Setup of build 11:
Design cordic_pipelined, start of the top module:
module cordic_pipelined(clk, z0, xn, yn);
  parameter z_width = 12; 
  parameter iter_width = 17;   
  input clk;
  input signed [z_width:0] z0;
  output reg signed [iter_width:0] xn, yn;
  parameter N = 10;  
  reg [(N-1):0] d;
  wire signed [iter_width:0] x [N:0];
  wire signed [iter_width:0] y [N:0];
  wire signed [z_width:0] z [N:0];
  reg signed [z_width:0] z_start;
  assign x[0] = 'b01_0011_0110_1110_1001;   
  assign y[0] = 0;
  assign z[0] = z_start;
  reg [(N-1):0] flip;
  wire flip_in;
  assign flip_in = ((z0[z_width]==1) && (z0 < 'h1A60)) || 
   	((z0[z_width]==0) && (z0 > 'h05A0));    
  always @ (posedge clk)
    flip <= {flip[(N-2):0], flip_in};
  always @ (flip, x[N], y[N]) begin
    if (flip[N-1]) begin    
  	xn = ~( x[N]-1 );  
	yn = ~( y[N]-1 );  
    end
    else begin		 
	xn = x[N];	 
	yn = y[N];	 
    end
  end
  always @ (z0) begin
    if (((z0[z_width]==1) && (z0 < 'h1A60)) || 
   	((z0[z_width]==0) && (z0 > 'h05A0))) begin    
	if (z0[z_width] == 1) begin 			 
	    z_start = z0 + 'hB40; 	   
	end
	else begin
	    z_start = z0 - 'hB40;	   
	end
    end
    else begin
	z_start = z0; 
    end
  end
  wire signed [z_width:0] arctan [(N-1):0];
  assign arctan[0] = 'b0_0010_1101_0000;  
  assign arctan[1] = 'b0_0001_1010_1001;  
  assign arctan[2] = 'b0_0000_1110_0000;  
  assign arctan[3] = 'b0_0000_0111_0010;  
  assign arctan[4] = 'b0_0000_0011_1001;  
  assign arctan[5] = 'b0_0000_0001_1100;  
  assign arctan[6] = 'b0_0000_0000_1110;  
  assign arctan[7] = 'b0_0000_0000_0111;  
  assign arctan[8] = 'b0_0000_0000_0011;  
  assign arctan[9] = 'b0_0000_0000_0001;  
  genvar i;
  generate
    for(i=0; i<N; i=i+1)
      begin: stage_generate
        cordic_stage #(.i(i)) stage_i
        (
          .clk(clk), 
          .x_i(x[i]), .x_o(x[i+1]), 
          .y_i(y[i]), .y_o(y[i+1]), 
  ...
Size in the first run: roughly 3,200 cells after synthesis, about 430 flip-flops, about 29,000 sq um of cells after synthesis.
export LEC_CHECK = 0
export CAP_MARGIN = 20
export CORE_MARGIN = 2
export CORE_UTILIZATION = 40
export CTS_CLUSTER_DIAMETER = 150
export HOLD_SLACK_MARGIN = 0.21
export PLACE_DENSITY = 0.36
export SLEW_MARGIN = 20
create_clock -name core_clock -period 5.0 [get_ports {clk}]
run.sh (not shown) runs the stock make flow with config.mk's settings and CLKGATE_MAP_FILE=.
Build 11 has completed all stages; timing, DRC and antenna checks passed.
Input changes introduced in build 49 (baseline for comparison: build 11):
- a deleted CTS_CLUSTER_DIAMETER that had been 150
- an added CTS_CLUSTER_SIZE of 62
- a deleted HOLD_SLACK_MARGIN that had been 0.21
- a deleted PLACE_DENSITY that had been 0.36
- a change of CORE_UTILIZATION from 40 to 64
- a change of the clock period (ns, I/O delays scaled along) from 5.0 to 3.69
Notes after the runs:
- Lower fraction of the core area occupied by cells at floorplan was reported by build 11, not build 49.
- Global-route usage: build 11 and build 49 compared, higher one is build 49
- First-pass GRT wire length was lower in build 49 than in build 11.
- Between build 11 and build 49, the share of the clock period used by the worst path after layout is lower for build 11.
Changes in build 25 relative to build 49:
- putting PLACE_DENSITY at 0.64 where nothing was set
- putting CTS_CLUSTER_DIAMETER at 141 where nothing was set
- clearing CTS_CLUSTER_SIZE, which used to be 62
- putting HOLD_SLACK_MARGIN at -0.06 where nothing was set
- swapping 64 for 72 in CORE_UTILIZATION
- swapping 3.69 for 3.32 in the clock period (ns, I/O delays scaled along)
==> comparison <==
The layout from build 25, despite a flow that completed every stage, fails the layout checks, with the failing checks listed as setup timing. Comparing build 49 with build 25, the clock-pin slew on the worst setup and hold paths came out essentially unchanged. Wire length went up by more than half going from build 49 to build 25. Comparing worst setup slack for build 25 and build 49, the bigger number came from build 49. Taking build 49 as the reference, in build 25 routed length on met3 increased about 300%, proportion of final cell area spent on non-clock buffers increased 4.5 points. Build 25 vs build 49 — number of placed instances, taps included climbed by a few percent. Compared with build 49, in build 25 delay of the slowest critical-path stage rose by 0.36 ns, post-route clock skew +0.029 ns, wire length per cell rose about 50%.
The following lists how build 93 was set up differently from build 25:
- ABC_AREA now 1, previously not set
- HOLD_SLACK_MARGIN no longer set, was -0.06
- PLACE_DENSITY now 0.35, was 0.64
- CORE_UTILIZATION now 58, was 72
- CTS_CLUSTER_DIAMETER now 227, was 141
- the clock period (ns, I/O delays scaled along) now 2.72, was 3.32
- Although it ran to completion, build 93 produced a layout that fails the final checks because of setup timing.
- Taking build 25 as the reference point, the detailed placer's ending HPWL of build 93 rises by 5600 um.
- Shortest period the worst path allows for build 93: 1.21 ns down relative to build 25
- Of the two values seen for beginning of the critical path, stage_generate[3].stage_i.z_o[11] was produced by build 25 and stage_generate[4].stage_i.x_o[6] by build 93.
- Number of resized instances in the post-cts repair step went up by more than 100% going from build 25 to build 93.
- The cell with the biggest individual delay on the critical path comes out nor3_1 in one run and ha_1 in the other, namely in build 25 and build 93 respectively.
- Lower routed wire length on met2 among build 93 and build 25: build 93
- Compared with build 25, post-synthesis cell count in build 93 increased by more than 10%.
- In build 93 the final critical-path share of the clock period turned out 17 points lower than in build 25.
- Sort build 93 and build 25 by full die area desc -> top: build 93

========
old:
cordic_pipelined again, from the RTL that the note above started with.
make LEC_CHECK=0 ABC_AREA=1 CAP_MARGIN=5 CELL_PAD_IN_SITES_DETAIL_PLACEMENT=2 CORE_ASPECT_RATIO=1.23 CORE_MARGIN=2 CORE_UTILIZATION=52 CTS_CLUSTER_DIAMETER=208 GPL_TIMING_DRIVEN=1 HOLD_SLACK_MARGIN=0.21 PLACE_DENSITY=0.36 SETUP_SLACK_MARGIN=0.81 SLEW_MARGIN=15 finish   # period 6.32 ns
old did not run to completion, as it errored out during detailed placement (3_5_place_dp).
### old -> new
# old
export LEC_CHECK = 0
export ABC_AREA = 1
export CAP_MARGIN = 5
export CELL_PAD_IN_SITES_DETAIL_PLACEMENT = 2
export CORE_ASPECT_RATIO = 1.23
export CORE_MARGIN = 2
export CORE_UTILIZATION = 52
export CTS_CLUSTER_DIAMETER = 208
export GPL_TIMING_DRIVEN = 1
export HOLD_SLACK_MARGIN = 0.21
export PLACE_DENSITY = 0.36
export SETUP_SLACK_MARGIN = 0.81
export SLEW_MARGIN = 15
create_clock -name core_clock -period 6.32 [get_ports {clk}]
# new
export LEC_CHECK = 0
export CAP_MARGIN = 20
export CORE_MARGIN = 2
export CORE_UTILIZATION = 40
export SLEW_MARGIN = 20
create_clock -name core_clock -period 4.25 [get_ports {clk}]
Results
Across old and new, a clean result was obtained everywhere but in old. No final results exist for old, since it was stopped by error DPL-0033 during detailed placement (3_5_place_dp). On new: die area is 16,000 sq um higher than what old gave. Going from old to new, core utilization at floorplan shrinks by 12 points. Against old, new reports a routability congestion estimate that is lower. Measured against old, the number of distinct library cells after synthesis of new comes out at 1.6 times the reference value. The synthesized cell area of new falls short of that of old by about 1%. Compare old and new | yosys stat chip area higher: old.

========
The RTL this note starts from:
==> flow/design.v <==
`timescale 1ns/100ps
module cordic_stage(clk, x_i, y_i, z_i, x_o, y_o, z_o, arctan);
  parameter z_width = 12; 
  parameter iter_width = 17;  	 
  parameter i=0;  		 
  input signed [z_width:0] arctan;
  input clk;
  input signed [iter_width:0] x_i, y_i;
  input signed [z_width:0] z_i;
  output [iter_width:0] x_o, y_o;
  output [z_width:0] z_o;
  reg d;
  reg signed [iter_width:0] x_o, x_next;
  reg signed [iter_width:0] y_o, y_next;
  reg signed [z_width:0] z_o, z_next;
  always @ (posedge clk)
    begin
      x_o <= x_next;
      y_o <= y_next;
      z_o <= z_next; 
    end
  always @(*)
    begin    
      d = (z_i[11] == 0) ? 0 : 1;
      if(d == 0) begin
        x_next = x_i - (y_i >>> i);
        y_next = y_i + (x_i >>> i);
        z_next = z_i - arctan;
      end
      else begin
        x_next = x_i + (y_i >>> i);
        y_next = y_i - (x_i >>> i);
        z_next = z_i + arctan;
      end
  end
endmodule
`timescale 1ns/100ps
module cordic_pipelined(clk, z0, xn, yn);
  parameter z_width = 12; 
  parameter iter_width = 17;   
  input clk;
  input signed [z_width:0] z0;
  output reg signed [iter_width:0] xn, yn;
  parameter N = 10;  
  reg [(N-1):0] d;
  wire signed [iter_width:0] x [N:0];
  wire signed [iter_width:0] y [N:0];
  wire signed [z_width:0] z [N:0];
  reg signed [z_width:0] z_start;
  assign x[0] = 'b01_0011_0110_1110_1001;   
  assign y[0] = 0;
  assign z[0] = z_start;
  reg [(N-1):0] flip;
  wire flip_in;
  assign flip_in = ((z0[z_width]==1) && (z0 < 'h1A60)) || 
   	((z0[z_width]==0) && (z0 > 'h05A0));    
  always @ (posedge clk)
    flip <= {flip[(N-2):0], flip_in};
  always @ (flip, x[N], y[N]) begin
    if (flip[N-1]) begin    
  	xn = ~( x[N]-1 );  
	yn = ~( y[N]-1 );  
    end
    else begin		 
	xn = x[N];	 
	yn = y[N];	 
    end
  end
  always @ (z0) begin
    if (((z0[z_width]==1) && (z0 < 'h1A60)) || 
   	((z0[z_width]==0) && (z0 > 'h05A0))) begin    
	if (z0[z_width] == 1) begin 			 
	    z_start = z0 + 'hB40; 	   
	end
	else begin
	    z_start = z0 - 'hB40;	   
	end
    end
    else begin
	z_start = z0; 
    end
  end
  wire signed [z_width:0] arctan [(N-1):0];
  assign arctan[0] = 'b0_0010_1101_0000;  
  assign arctan[1] = 'b0_0001_1010_1001;  
  assign arctan[2] = 'b0_0000_1110_0000;  
  assign arctan[3] = 'b0_0000_0111_0010;  
  assign arctan[4] = 'b0_0000_0011_1001;  
  assign arctan[5] = 'b0_0000_0001_1100;  
  assign arctan[6] = 'b0_0000_0000_1110;  
  assign arctan[7] = 'b0_0000_0000_0111;  
  assign arctan[8] = 'b0_0000_0000_0011;  
  assign arctan[9] = 'b0_0000_0000_0001;  
  genvar i;
  generate
    for(i=0; i<N; i=i+1)
      begin: stage_generate
        cordic_stage #(.i(i)) stage_i
        (
          .clk(clk), 
          .x_i(x[i]), .x_o(x[i+1]), 
          .y_i(y[i]), .y_o(y[i+1]), 
          .z_i(z[i]), .z_o(z[i+1]),
          .arctan(arctan[i])
        );
      end
  endgenerate
endmodule
clock: 3.75 ns
lec_check: 0
cap_margin: 40
cell_pad_in_sites_detail_placement: 0
core_margin: 3
core_utilization: 72
cts_cluster_size: 19
gpl_routability_driven: 1
min_routing_layer: met1
place_density_lb_addon: 0.28
setup_slack_margin: 0.53
slew_margin: 20
The baseline passed the timing, DRC and antenna checks.
Next try:
CAP_MARGIN = 20   (was 40)
CELL_PAD_IN_SITES_DETAIL_PLACEMENT = unset   (was 0)
CORE_MARGIN = 2   (was 3)
CORE_UTILIZATION = 66   (was 72)
CTS_CLUSTER_DIAMETER = 141   (was unset)
CTS_CLUSTER_SIZE = unset   (was 19)
GPL_ROUTABILITY_DRIVEN = unset   (was 1)
MIN_ROUTING_LAYER = unset   (was met1)
PLACE_DENSITY_LB_ADDON = unset   (was 0.28)
SETUP_SLACK_MARGIN = unset   (was 0.53)
clock period = 3.32 ns   (was 3.75 ns; I/O delays follow)
What happened: The new run completed and failed the layout checks on setup timing. Register-to-register slack degrades by 0.31 ns. Worst setup slack degrades by 0.31 ns. Clock-buffer cell count falls by 9. Via count falls by 13%.
Next try:
CORE_UTILIZATION = 65   (was 66)
CTS_CLUSTER_DIAMETER = unset   (was 141)
clock period = 4.48 ns   (was 3.32 ns; I/O delays follow)
Outcome:
- With this change the flow went through all stages and came out clean
- wire length came out lower by 15%
- sequential share of layout area rises by 2.7 points
- core utilization is lower by 9.9 points
- non-clock buffer count is lower by 305
- count of clock-buffer cells in the layout came out higher by 12
- flip-flop count is unchanged
- via count went down by 8.2%
- die size came out higher by 1.5%
- final cell count falls by 7.0%
Next try:
CORE_UTILIZATION = 72   (was 65)
PLACE_DENSITY = 0.67   (was unset)
SETUP_SLACK_MARGIN = 0.45   (was unset)
clock period = 3.54 ns   (was 4.48 ns; I/O delays follow)
Effect: This time the run finished but fails on setup timing; count of clock-buffer cells in the layout fell by 4; global-route usage came out higher by 8.6 points; synthesized area is unchanged; flip-flop count does not change; wire length increases by well over a third.
Next try:
CTS_CLUSTER_DIAMETER = 141   (was unset)
PLACE_DENSITY = 0.35   (was 0.67)
SETUP_SLACK_MARGIN = 0.97   (was 0.45)
clock period = 3.32 ns   (was 3.54 ns; I/O delays follow)
Now the flow died in global routing with GRT-0232.
Die area is unchanged.
Area after synthesis stays the same.
Synthesized cell count stays the same.
Next try:
CORE_UTILIZATION = 71   (was 72)
SETUP_SLACK_MARGIN = 0.96   (was 0.97)
Effect:
- The new run did not get past global routing, error GRT-0232
- synthesized cell count does not change
- synthesized area is unchanged
- die area climbs by 1.4%

========
RTL: the design.v shown in full above, as it stands there.
==> flow/config.mk <==
export PLATFORM = sky130hd
export DESIGN_NAME = cordic_pipelined
export DESIGN_NICKNAME = cordic_pipelined
export VERILOG_FILES = /design/flow/design.v
export SDC_FILE = /design/flow/constraint.sdc
export NUM_CORES = 4
export LEC_CHECK = 0
export ABC_AREA = 1
export CAP_MARGIN = 5
export CELL_PAD_IN_SITES_DETAIL_PLACEMENT = 2
export CORE_ASPECT_RATIO = 1.23
export CORE_MARGIN = 2
export CORE_UTILIZATION = 40
export CTS_CLUSTER_DIAMETER = 208
export GPL_TIMING_DRIVEN = 0
export HOLD_SLACK_MARGIN = 0.21
export PLACE_DENSITY = 0.36
export SETUP_SLACK_MARGIN = 0.81
export SLEW_MARGIN = 15
==> flow/constraint.sdc <==
create_clock -name core_clock -period 6.32 [get_ports {clk}]
set_input_delay 1.2640 -clock core_clock [delete_from_list [all_inputs] [get_ports {clk}]]
set_output_delay 1.2640 -clock core_clock [all_outputs]
set_load 0.01 [all_outputs]
Next try:
==> flow/config.mk (replaced) <==
export PLATFORM = sky130hd
export DESIGN_NAME = cordic_pipelined
export DESIGN_NICKNAME = cordic_pipelined
export VERILOG_FILES = /design/flow/design.v
export SDC_FILE = /design/flow/constraint.sdc
export NUM_CORES = 4
export LEC_CHECK = 0
export CAP_MARGIN = 20
export CORE_MARGIN = 2
export CORE_UTILIZATION = 70
export CTS_CLUSTER_SIZE = 36
export SLEW_MARGIN = 20
==> flow/constraint.sdc (replaced) <==
create_clock -name core_clock -period 3.62 [get_ports {clk}]
set_input_delay 0.7240 -clock core_clock [delete_from_list [all_inputs] [get_ports {clk}]]
set_output_delay 0.7240 -clock core_clock [all_outputs]
set_load 0.01 [all_outputs]
Clock skew went down by 0.0089 ns.
Utilization is higher by 34 points.
Die size fell by well over a third.
Wire length went down by a quarter to a third.
Worst setup slack degrades by 1.4 ns.
Worst hold slack stays flat.
Critical path depth fell by 6.
Global-route usage came out higher by 6.6 points.
Final cell count decreases by about a fifth.
